==> 10-10: inputs <==
Design bnn_layer0, start of the top module:
module bnn_layer0 (
    input  wire        clk,
    input  wire        reset_n,
    input  wire        i_run,
    output wire        o_idle,
    output wire        o_done,
    output wire [6:0]  addr_input,
    output wire        ce_input,
    input  wire [27:0] q_input,
    output wire [1:0]  addr_weight,
    output wire        ce_weight,
    input  wire [26:0] q_weight,
    output wire [6:0]  addr_output,
    output wire        we_output,
    output wire [25:0] d_output
);
Settings: LEC_CHECK=0, ABC_AREA=1, CAP_MARGIN=15, CELL_PAD_IN_SITES_DETAIL_PLACEMENT=0, CELL_PAD_IN_SITES_GLOBAL_PLACEMENT=1, CORE_MARGIN=10, CORE_UTILIZATION=32, CTS_CLUSTER_SIZE=31, GPL_ROUTABILITY_DRIVEN=0, GPL_TIMING_DRIVEN=0, MAX_ROUTING_LAYER=met4, PLACE_DENSITY_LB_ADDON=0.22, SETUP_SLACK_MARGIN=0.04, SLEW_MARGIN=20; clock period 4.31 ns.
run.sh (not shown) runs the stock make flow with config.mk's settings and CLKGATE_MAP_FILE=.
==> 12-07: changes against 10-10 <==
==> flow/config.mk (replaced) <==
export PLATFORM = sky130hd
export DESIGN_NAME = bnn_layer0
export DESIGN_NICKNAME = bnn_layer0
export VERILOG_FILES = /design/flow/design.v
export SDC_FILE = /design/flow/constraint.sdc
export NUM_CORES = 4
export LEC_CHECK = 0
export CAP_MARGIN = 20
export CORE_MARGIN = 2
export CORE_UTILIZATION = 37
export GPL_TIMING_DRIVEN = 1
export MIN_ROUTING_LAYER = met1
export PLACE_DENSITY_LB_ADDON = 0.1
export SLEW_MARGIN = 35
export TNS_END_PERCENT = 30
==> flow/constraint.sdc (replaced) <==
create_clock -name core_clock -period 7.16 [get_ports {clk}]
set_input_delay 1.4320 -clock core_clock [delete_from_list [all_inputs] [get_ports {clk}]]
set_output_delay 1.4320 -clock core_clock [all_outputs]
set_load 0.01 [all_outputs]
==> comparison table <==
item	10-10	12-07
Highest clock frequency the design can meet	187 MHz	188 MHz
Met1 demand-to-capacity share in global routing	38.8%	30.1%
Die extent in y	519 um	464 um
Clock distribution area overhead in the final layout	6.14%	6.80%
Time the final worst path needs with I/O delays and setup	5.36 ns	5.32 ns
Routed via count divided by cell count	5.41	4.74
Power group with the highest consumption	combinational cells	the clock network
Post-route clock skew	0.0416 ns	0.0222 ns
Multi-input comb cells	5755	3906
Logic share of the area	38.4%	41.4%
TritonCTS Buffers	173	178
Number of global-route vias before repair	67900	48700
Wl on met1	167000 um	106000 um
Run status	failed layout checks	complete, no violations
Violated checks	setup timing	-


==> inputs of run X <==
Starting RTL as in the previous note.
## bnn_layer0
module bnn_layer0 (
    input  wire        clk,
    input  wire        reset_n,
    input  wire        i_run,
    output wire        o_idle,
    output wire        o_done,
    output wire [6:0]  addr_input,
    output wire        ce_input,
    input  wire [27:0] q_input,
    output wire [1:0]  addr_weight,
    output wire        ce_weight,
    input  wire [26:0] q_weight,
    output wire [6:0]  addr_output,
    output wire        we_output,
    output wire [25:0] d_output
);
wire        w_read, w_write;
wire        w_we_input, w_we_weight, w_ce_output, w_we_output;
wire [27:0] w_d_input;
wire [26:0] w_d_weight;
bnn_layer #(
    .CNT_BIT         (31),
    .IN_MEM_DWIDTH   (28),
    .IN_MEM_AWIDTH   (7),
    .IN_MEM_DEPTH    (84),
    .WEGT_MEM_DWIDTH (27),
    .WEGT_MEM_AWIDTH (2),
    .WEGT_MEM_DEPTH  (3),
    .OUT_MEM_DWIDTH  (26),
    .OUT_MEM_AWIDTH  (7),
    .OUT_MEM_DEPTH   (78),
    .WEGT_WIDTH      (3),
    .IN_DATA_WIDTH   (28),
    .STRIDE          (1),
    .IN_CHANNEL      (3),
    .OUT_CHANNEL     (3)
) u_bnn_layer (
    .clk         (clk),
    .reset_n     (reset_n),
    .i_run       (i_run),
    .i_num_cnt   (31'd84),
    .o_idle      (o_idle),
    .o_read      (w_read),
    .o_write     (w_write),
    .o_done      (o_done),
    .addr_input  (addr_input),
    .ce_input    (ce_input),
    .we_input    (w_we_input),
    .q_input     (q_input),
    .d_input     (w_d_input),
    .addr_weight (addr_weight),
    .ce_weight   (ce_weight),
    .we_weight   (w_we_weight),
    .q_weight    (q_weight),
    .d_weight    (w_d_weight),
    .addr_output (addr_output),
    .ce_output   (w_ce_output),
  ...
Settings: LEC_CHECK=0, CAP_MARGIN=30, CORE_ASPECT_RATIO=0.81, CORE_MARGIN=8, CORE_UTILIZATION=40, GPL_TIMING_DRIVEN=0, SLEW_MARGIN=20, TNS_END_PERCENT=60; clock period 3.81 ns.
==> run D: changes against run X <==
Settings changed: CAP_MARGIN 30 to 20, CORE_MARGIN 8 to 2, GPL_TIMING_DRIVEN 0 to default.
==> run M: changes against run X <==
Settings changed: ABC_AREA from default to 1, CAP_MARGIN 30 to 15, CORE_ASPECT_RATIO 0.81 to default, CORE_MARGIN 8 to 2, CORE_UTILIZATION 40 to 72, CTS_CLUSTER_DIAMETER from default to 372, CTS_CLUSTER_SIZE from default to 10, GPL_TIMING_DRIVEN 0 to default, HOLD_SLACK_MARGIN from default to -0.08, PLACE_DENSITY from default to 0.6, TNS_END_PERCENT 60 to default.
==> flow/constraint.sdc (replaced) <==
create_clock -name core_clock -period 2.63 [get_ports {clk}]
set_input_delay 0.5260 -clock core_clock [delete_from_list [all_inputs] [get_ports {clk}]]
set_output_delay 0.5260 -clock core_clock [all_outputs]
set_load 0.01 [all_outputs]
==> run H: changes against run X <==
Settings changed: CAP_MARGIN 30 to 10, CELL_PAD_IN_SITES_GLOBAL_PLACEMENT from default to 3, CORE_ASPECT_RATIO 0.81 to 0.55, CORE_UTILIZATION 40 to 54, CTS_CLUSTER_DIAMETER from default to 198, CTS_CLUSTER_SIZE from default to 34, HOLD_SLACK_MARGIN from default to 0.18, MIN_ROUTING_LAYER from default to met2, PLACE_DENSITY_LB_ADDON from default to 0.15, SETUP_SLACK_MARGIN from default to 0.48, TNS_END_PERCENT 60 to 65.
==> flow/constraint.sdc (replaced) <==
create_clock -name core_clock -period 5.16 [get_ports {clk}]
set_input_delay 1.0320 -clock core_clock [delete_from_list [all_inputs] [get_ports {clk}]]
set_output_delay 1.0320 -clock core_clock [all_outputs]
set_load 0.01 [all_outputs]
==> qor summary <==
| item | run M | run D | run H | run X |
|---|---|---|---|---|
| Worst-Margin Slew | 989 ps | 1100 ps | - | 1110 ps |
| Switching component of the power | 0.0444 W | 0.00711 W | - | 0.00735 W |
| Fin nets | 10158 | 7708 | - | 7805 |
| Count of different cell masters after synthesis | 38 | 61 | 61 | 61 |
| CTS Buf Count | 165 | 157 | 49 | 155 |
| Leakage power total | 45.0 nW | 42.4 nW | - | 42.6 nW |
| Run status | complete, but fails checks | complete, but fails checks | aborted with a tool error | complete, but fails checks |
| Last stage reached | - | - | 5_1_grt | - |
| Violated checks | setup timing | setup timing | - | hold timing, setup timing |
| Estimated wirelength of the detail-placed design | 172000 microns | 141000 microns | 214000 microns | 204000 microns |
| Floorplan-stage core utilization | 72.4% | 40.2% | 54.5% | 40.2% |
| Cell count after placement | 10657 | 9334 | 8751 | 9417 |
| Max rail drop VDD | 1.84 mV | 0.479 mV | - | 0.394 mV |
| Smallest setup slack after layout | -2440 ps | -1330 ps | - | -1470 ps |
| Hold-critical path depth | 3 | 1 | - | - |
| Number of rows in the core area | 122 | 146 | 103 | 146 |
| Setup slack on the worst flop-to-flop path | -2440 ps | -1330 ps | - | -1470 ps |
| DR pass1 iterations | 7 | 5 | - | 7 |
| Number of pins exceeding their max-slew limit in the final report | 0 | 0 | - | 0 |
| Seq/Total Area, Yosys | 46.2% | 47.0% | 47.0% | 47.0% |


==> job 6243: inputs <==
bnn_layer0 again, from the RTL that the note above started with.
Design bnn_layer0, start of the top module:
module bnn_layer0 (
    input  wire        clk,
    input  wire        reset_n,
    input  wire        i_run,
    output wire        o_idle,
    output wire        o_done,
    output wire [6:0]  addr_input,
    output wire        ce_input,
    input  wire [27:0] q_input,
    output wire [1:0]  addr_weight,
    output wire        ce_weight,
    input  wire [26:0] q_weight,
    output wire [6:0]  addr_output,
    output wire        we_output,
    output wire [25:0] d_output
);
==> flow/config.mk <==
export PLATFORM = sky130hd
export DESIGN_NAME = bnn_layer0
export DESIGN_NICKNAME = bnn_layer0
export VERILOG_FILES = /design/flow/design.v
export SDC_FILE = /design/flow/constraint.sdc
export NUM_CORES = 4
export LEC_CHECK = 0
export CAP_MARGIN = 20
export CORE_MARGIN = 2
export CORE_UTILIZATION = 72
export PLACE_DENSITY = 0.66
export SETUP_SLACK_MARGIN = 0.76
export SLEW_MARGIN = 20
==> flow/constraint.sdc <==
create_clock -name core_clock -period 4.55 [get_ports {clk}]
set_input_delay 0.9100 -clock core_clock [delete_from_list [all_inputs] [get_ports {clk}]]
set_output_delay 0.9100 -clock core_clock [all_outputs]
set_load 0.01 [all_outputs]
==> inputs of job 7985, as changes to job 6243 <==
CAP_MARGIN = 0   (was 20)
CELL_PAD_IN_SITES_GLOBAL_PLACEMENT = 0   (was default)
CORE_ASPECT_RATIO = 0.72   (was default)
CTS_CLUSTER_DIAMETER = 191   (was default)
CTS_CLUSTER_SIZE = 14   (was default)
PLACE_DENSITY = 0.65   (was 0.66)
SETUP_SLACK_MARGIN = 1.35   (was 0.76)
TNS_END_PERCENT = 100   (was default)
==> flow/constraint.sdc (replaced) <==
create_clock -name core_clock -period 5.14 [get_ports {clk}]
set_input_delay 1.0280 -clock core_clock [delete_from_list [all_inputs] [get_ports {clk}]]
set_output_delay 1.0280 -clock core_clock [all_outputs]
set_load 0.01 [all_outputs]
==> inputs of job 6802, as changes to job 6243 <==
ABC_AREA = 1   (was default)
CAP_MARGIN = 35   (was 20)
CELL_PAD_IN_SITES_DETAIL_PLACEMENT = 1   (was default)
CORE_UTILIZATION = 40   (was 72)
GPL_ROUTABILITY_DRIVEN = 0   (was default)
MAX_ROUTING_LAYER = met4   (was default)
PLACE_DENSITY = default   (was 0.66)
PLACE_DENSITY_LB_ADDON = 0.12   (was default)
SETUP_SLACK_MARGIN = default   (was 0.76)
==> flow/constraint.sdc (replaced) <==
create_clock -name core_clock -period 6.0 [get_ports {clk}]
set_input_delay 1.2000 -clock core_clock [delete_from_list [all_inputs] [get_ports {clk}]]
set_output_delay 1.2000 -clock core_clock [all_outputs]
set_load 0.01 [all_outputs]
==> comparison table <==
item                                                                 job 7985              job 6243                 job 6802
# setup viols final                                                         1                   104                        0
Detailed-route wire length per cell                                   23.8 um               22.9 um                  25.7 um
# diodes                                                                    2                     2                        5
Post-layout instance area                                         85,700 um^2           88,100 um^2              89,300 um^2
Simple-gate share of the synthesized area                               3.98%                 3.98%                    16.5%
Final cell count without fillers                                        8,156                 8,321                   11,854
Worst path bufs/invs                                                        4                     4                        6
Setup repair after global routing missed its margin                       yes                   yes                       no
Pwr Density                                                       235 nW/um^2           300 nW/um^2              479 nW/um^2
Adder and majority gate portion of the synthesized area                 16.0%                 16.0%                    15.7%
Met2 track demand over resource in global routing                       51.8%                 58.0%                    49.4%
Pre-Place Util                                                          72.8%                 72.4%                    40.3%
Area of the mapped netlist                                        78,400 um^2           78,400 um^2              79,800 um^2
Clk pwr share                                                           40.7%                 48.8%                    25.6%
Detailed placer's ending HPWL                                          123 mm                121 mm                   198 mm
Result of the run                                             failed layout checks  failed layout checks  complete, no violations
Violated checks                                          negative setup slack  negative setup slack                        -
Final total power                                                     20.1 mW               26.4 mW                  42.7 mW
Worst vdd ir                                                       0.000318 V            0.000302 V               0.000396 V
Power figures rest on the tool's default switching activity, not on a simulated workload.
